## aluDesign
module aluDesign#(parameter W = 8, N = 4) (clk,rst,CE,MODE,CIN,INP_VALID,CMD,OPA,OPB, ERR,OV,COUT,G,L,E, RES);
make LEC_CHECK=0 CAP_MARGIN=20 CORE_MARGIN=2 CORE_UTILIZATION=40 SLEW_MARGIN=20 finish   # period 6.0 ns
run.sh (not shown) runs the stock make flow with config.mk's settings and CLKGATE_MAP_FILE=.
Edit:
--- a/flow/config.mk
+++ b/flow/config.mk
@@ -9,3 +9,5 @@
 export CORE_MARGIN = 2
 export CORE_UTILIZATION = 40
-export SLEW_MARGIN = 20
+export GPL_TIMING_DRIVEN = 0
+export HOLD_SLACK_MARGIN = 0.21
+export SLEW_MARGIN = 35
Area after synthesis stays the same.
Via count goes up by 1.6%.
Worst setup slack is worse by 0.14 ns.
Design area came out higher by 2.7%.
Non-clock buffer count goes up by 25.
Edit:
--- a/flow/config.mk
+++ b/flow/config.mk
@@ -6,8 +6,13 @@
 export NUM_CORES = 4
 export LEC_CHECK = 0
+export ABC_AREA = 1
 export CAP_MARGIN = 20
 export CORE_MARGIN = 2
-export CORE_UTILIZATION = 40
+export CORE_UTILIZATION = 50
 export GPL_TIMING_DRIVEN = 0
 export HOLD_SLACK_MARGIN = 0.21
+export MAX_ROUTING_LAYER = met4
+export MIN_ROUTING_LAYER = met2
+export PLACE_DENSITY = 0.51
+export SETUP_SLACK_MARGIN = 0.37
 export SLEW_MARGIN = 35
==> flow/constraint.sdc (replaced) <==
create_clock -name core_clock -period 9.11 [get_ports {clk}]
set_input_delay 1.8220 -clock core_clock [delete_from_list [all_inputs] [get_ports {clk}]]
set_output_delay 1.8220 -clock core_clock [all_outputs]
set_load 0.01 [all_outputs]
Now the flow aborted during global routing (5_1_grt).
Die size shrinks by 20%.
Synthesized area shrinks by 0.48%.
Synthesized cell count grows by 20%.
Edit:
==> flow/config.mk (replaced) <==
export PLATFORM = sky130hd
export DESIGN_NAME = aluDesign
export DESIGN_NICKNAME = aluDesign
export VERILOG_FILES = /design/flow/design.v
export SDC_FILE = /design/flow/constraint.sdc
export NUM_CORES = 4
export LEC_CHECK = 0
export CAP_MARGIN = 20
export CORE_MARGIN = 2
export CORE_UTILIZATION = 59
export SLEW_MARGIN = 20
==> flow/constraint.sdc (replaced) <==
create_clock -name core_clock -period 4.06 [get_ports {clk}]
set_input_delay 0.8120 -clock core_clock [delete_from_list [all_inputs] [get_ports {clk}]]
set_output_delay 0.8120 -clock core_clock [all_outputs]
set_load 0.01 [all_outputs]
Result: The new run completed, yet does not pass: setup timing. Synthesized cell count goes down by 17%. Synthesized area goes up by 0.49%. Die area goes down by 14%.
Edit:
--- a/flow/config.mk
+++ b/flow/config.mk
@@ -8,4 +8,4 @@
 export CAP_MARGIN = 20
 export CORE_MARGIN = 2
-export CORE_UTILIZATION = 59
+export CORE_UTILIZATION = 64
 export SLEW_MARGIN = 20
==> flow/constraint.sdc (replaced) <==
create_clock -name core_clock -period 8.11 [get_ports {clk}]
set_input_delay 1.6220 -clock core_clock [delete_from_list [all_inputs] [get_ports {clk}]]
set_output_delay 1.6220 -clock core_clock [all_outputs]
set_load 0.01 [all_outputs]
Now the flow completed without violations.
Total power came out lower by 65%.
Cell count fell by 11%.
Combinational power is lower by 67%.
Edit:
--- a/flow/config.mk
+++ b/flow/config.mk
@@ -8,4 +8,5 @@
 export CAP_MARGIN = 20
 export CORE_MARGIN = 2
-export CORE_UTILIZATION = 64
+export CORE_UTILIZATION = 40
+export SETUP_SLACK_MARGIN = 0.23
 export SLEW_MARGIN = 20
==> flow/constraint.sdc (replaced) <==
create_clock -name core_clock -period 5.75 [get_ports {clk}]
set_input_delay 1.1500 -clock core_clock [delete_from_list [all_inputs] [get_ports {clk}]]
set_output_delay 1.1500 -clock core_clock [all_outputs]
set_load 0.01 [all_outputs]
The changed run completed with no timing, DRC or antenna violations.
Core utilization falls by 23 points.
Worst setup slack is worse by 1.4 ns.
Final cell count rises by 10%.

---

The RTL this note starts from:
==> flow/design.v <==
module aluDesign#(parameter W = 8, N = 4) (clk,rst,CE,MODE,CIN,INP_VALID,CMD,OPA,OPB, ERR,OV,COUT,G,L,E, RES);
    input clk,rst,CE,MODE,CIN;
    input [1:0] INP_VALID;
    input [N-1:0] CMD;
    input [W-1:0] OPA,OPB;
    output reg ERR,OV,COUT,G,L,E;
        output reg [2*W-1:0] RES;
        reg [2*W-1:0] res_comb;
    parameter INV_INP = 2'b00, OPA_VALID = 2'b01, OPB_VALID = 2'b10, OPA_AND_OPB_VALID = 2'b11;
    parameter SHIFT_W = $clog2(W);
    reg [W-1:0] opa_r,opb_r;
    reg [N-1:0] cmd_r;
    reg [1:0] valid_r;
    reg mode_r,cin_r;
    reg cout_comb,ov_comb,g_comb,l_comb,e_comb,err_comb;
    always@(posedge clk,posedge rst) begin
        if(rst) begin
            opa_r <= 0;
            opb_r <= 0;
            cmd_r <= 0;
            valid_r <= 0;
            cin_r <= 0;
            mode_r <= 0;
        end
        else if(CE) begin
            opa_r <= OPA;
            opb_r <= OPB;
            cmd_r <= CMD;
            valid_r <= INP_VALID;
            cin_r <= CIN;
            mode_r <= MODE;
       end
    end
    always@(*) begin
        if(CE) begin
            res_comb = 0;
            err_comb = 0;
            cout_comb = 0;
            ov_comb = 0;
            g_comb = 0;
            l_comb = 0;
            e_comb = 0;
            if(mode_r == 1) begin
                case(valid_r)
                    INV_INP : begin
                        res_comb = 0;
                        err_comb = 1;
                    end
                    OPA_VALID : begin
                        case(cmd_r)
                            4'b0100 : begin
                                res_comb = opa_r + 1;
                                cout_comb = res_comb[W];
                            end
                           4'b0101 : begin
                               res_comb = opa_r - 1;
                               ov_comb = res_comb[W];
                            end
                            default : err_comb = 1;
                        endcase
                    end
                    OPB_VALID : begin
                        case(cmd_r)
                            4'b0110 : begin
                                res_comb = opb_r + 1;
                                cout_comb = res_comb[W];
                            end
                            4'b0111 : begin
                                res_comb = opb_r - 1;
                                ov_comb = res_comb[W];
                            end
                            default : err_comb = 1;
                        endcase
                    end
                    OPA_AND_OPB_VALID : begin
                        case(cmd_r)
                            4'b0000 : begin
                                res_comb = opa_r + opb_r;
                                cout_comb = res_comb[W];
                            end
                            4'b0001 : begin
                                res_comb = opa_r - opb_r;
                                ov_comb = res_comb[W];
                            end
                            4'b0010 : begin
                                res_comb = opa_r + opb_r + cin_r;
                                cout_comb = res_comb[W];
                            end
                            4'b0011 : begin
                                res_comb = opa_r - opb_r - cin_r;
                                ov_comb = res_comb[W];
                            end
                            4'b1000 : begin
                                g_comb  = (opa_r > opb_r) ? 1:0;
                                l_comb = (opa_r < opb_r) ? 1:0;
                                e_comb = (opa_r == opb_r) ? 1:0;
                            end
                            4'b1001 : begin
                                res_comb = (opa_r + 1) * (opb_r + 1);
                            end
                            4'b1010 : begin
                                res_comb = (opa_r<<1) * (opb_r);
                            end
                            4'b1011 : begin
                                res_comb = $signed(opa_r) + $signed(opb_r);
                                ov_comb = (($signed(opa_r) > 0) && ($signed(opb_r) > 0) && ($signed(res_comb[W-1:0])<=0) || ($signed(opa_r) < 0) && ($signed(opb_r) < 0) && ($signed(res_comb[W-1:0]) >= 0));
                                g_comb  = ($signed(opa_r) > $signed(opb_r)) ? 1:0;
                                l_comb = ($signed(opa_r) < $signed(opb_r)) ? 1:0;
                                e_comb = ($signed(opa_r) == $signed(opb_r)) ? 1:0;
                            end
                            4'b1100 : begin
                                res_comb = $signed(opa_r) - $signed(opb_r);
                                ov_comb = (($signed(opa_r) > 0) && ($signed(opb_r) < 0) && ($signed(res_comb[W-1:0]) <= 0) || ($signed(opa_r) < 0) && ($signed(opb_r) > 0) && ($signed(res_comb[W-1:0]) >= 0));
                                g_comb  = ($signed(opa_r) > $signed(opb_r)) ? 1:0;
                                l_comb = ($signed(opa_r) < $signed(opb_r)) ? 1:0;
                                e_comb = ($signed(opa_r) == $signed(opb_r)) ? 1:0;
                            end
                            default : err_comb = 1;
                        endcase
                    end
                    default : err_comb = 1;
                endcase
            end
            else begin
                case(valid_r)
                    INV_INP : begin
                        res_comb = 0;
                        err_comb = 1;
                    end
                    OPA_VALID : begin
                        case(cmd_r)
                            4'b0110 : begin
                                res_comb = ~(opa_r);
                                res_comb[2*W-1 : 8] = 0;
                            end
                            4'b1000 : begin
                                res_comb = opa_r >> 1;
                            end
                            4'b1001 : begin
                                res_comb = opa_r << 1;
                            end
                            default : err_comb = 1;
                        endcase
                    end
                    OPB_VALID : begin
                        case(cmd_r)
                            4'b0111 : begin
                                res_comb = ~(opb_r);
                                res_comb[2*W-1 : 8] = 0;
                            end
                            4'b1010 : begin
                                res_comb = opb_r >> 1;
                            end
                            4'b1011 : begin
                                res_comb = opb_r << 1;
                            end
                            default : err_comb = 1;
                        endcase
                    end
                    OPA_AND_OPB_VALID : begin
                        case(cmd_r)
                            4'b0000 : begin
                                res_comb = opa_r & opb_r;
                            end
                            4'b0001 : begin
                                res_comb = ~(opa_r & opb_r);
                                res_comb[2*W-1 : 8] = 0;
                            end
                            4'b0010 : begin
                                res_comb = opa_r | opb_r;
                            end
                            4'b0011 : begin
                                res_comb = ~(opa_r | opb_r);
                                res_comb[2*W-1 : 8] = 0;
                            end
                            4'b0100 : begin
                                res_comb = opa_r ^ opb_r;
                            end
                            4'b0101 : begin
                                res_comb = ~(opa_r ^ opb_r);
                                res_comb[2*W-1 : 8] = 0;
                            end
                            4'b1100 : begin
                                if( |(opb_r[(W-1) : (SHIFT_W+1)])) begin
                                    err_comb = 1;
                                    res_comb = 0;
                                end
                                else
                                    res_comb = (opa_r << (opb_r[SHIFT_W-1:0])) | opa_r >> (W - (opb_r[SHIFT_W-1:0]));
                                    res_comb[2*W-1 : 8] = 0;
                            end
                            4'b1101 : begin
                                if( |(opb_r[(W-1) : (SHIFT_W+1)])) begin
                                    res_comb = 0;
                                    err_comb = 1;
                                end
                                else
                                    res_comb = (opa_r >> opb_r[SHIFT_W-1:0]) | opa_r << (W - opb_r[SHIFT_W-1:0]);
                                    res_comb[2*W-1 : 8] = 0;
                            end
                            default : err_comb = 1;
                        endcase
                    end
                    default : err_comb = 1;
                endcase
            end
        end
        else begin
           res_comb = 0;
           err_comb = 0;
           cout_comb = 0;
           ov_comb = 0;
           g_comb = 0;
           l_comb = 0;
           e_comb = 0;
        end
    end
    always@(posedge clk, posedge rst) begin
        if(rst) begin
            RES <= 0;
            COUT <= 0;
            OV <= 0;
            G <= 0;
            L <= 0;
            E <= 0;
            ERR  <= 0;
        end
        else if(CE) begin
            RES <= res_comb;
                COUT <= cout_comb;
                OV <= ov_comb;
                G <= g_comb;
                L <= l_comb;
                E <= e_comb;
                ERR  <= err_comb;
        end
    end
endmodule
make LEC_CHECK=0 CAP_MARGIN=20 CELL_PAD_IN_SITES_DETAIL_PLACEMENT=0 CORE_MARGIN=2 CORE_UTILIZATION=55 CTS_CLUSTER_DIAMETER=192 CTS_CLUSTER_SIZE=95 GPL_ROUTABILITY_DRIVEN=1 GPL_TIMING_DRIVEN=1 MAX_ROUTING_LAYER=met4 PLACE_DENSITY=0.54 SETUP_SLACK_MARGIN=0.58 SLEW_MARGIN=40 finish   # period 10.3 ns
The first run finished clean.
Change:
- CORE_UTILIZATION: 55 -> 66
- CTS_CLUSTER_DIAMETER: 192 -> 28
- GPL_ROUTABILITY_DRIVEN: 1 -> 0
- PLACE_DENSITY: 0.54 -> default
- PLACE_DENSITY_LB_ADDON: default -> 0.08
- SETUP_SLACK_MARGIN: 0.58 -> -0.32
- clock period: 10.3 -> 4.5 ns (I/O delays scaled with it)
What happened: The changed run completed, yet does not pass: setup timing; combinational power rises to 3.1 times its value; register-to-register slack loses 4400 ps; clock power went up by well over a third; routed wire length increases by roughly a tenth; die area is lower by about a fifth; global-route usage rises by 11 points; maximum frequency rose by a quarter to a third; area after synthesis stays the same; sequential share of layout area came out lower by 1.2 points.
Change:
- CELL_PAD_IN_SITES_DETAIL_PLACEMENT: 0 -> default
- CORE_UTILIZATION: 66 -> 40
- CTS_CLUSTER_DIAMETER: 28 -> default
- CTS_CLUSTER_SIZE: 95 -> default
- GPL_ROUTABILITY_DRIVEN: 0 -> default
- GPL_TIMING_DRIVEN: 1 -> default
- MAX_ROUTING_LAYER: met4 -> default
- PLACE_DENSITY_LB_ADDON: 0.08 -> default
- SETUP_SLACK_MARGIN: -0.32 -> default
- SLEW_MARGIN: 40 -> 20
- clock period: 4.5 -> 5.75 ns (I/O delays scaled with it)
After rerunning:
- Now the flow went through all stages and came out clean
- worst hold slack is about the same
- final area went down by 9.0%
- via count went down by 12%
- die area came out higher by 63%
- final cell count increases by 0.57%
- wire length fell by 0.41%
Change:
- CORE_UTILIZATION: 40 -> 68
- CTS_CLUSTER_DIAMETER: default -> 44
- HOLD_SLACK_MARGIN: default -> -0.1
- TNS_END_PERCENT: default -> 5
- clock period: 5.75 -> 5.0 ns (I/O delays scaled with it)
What happened: The changed run finished but fails on setup timing; die size decreases by well over a third; first-iteration DRC count climbs by well over a third; global-route usage rose by 22 points.
No activity file was given, so power comes from the tool's default toggle rates.
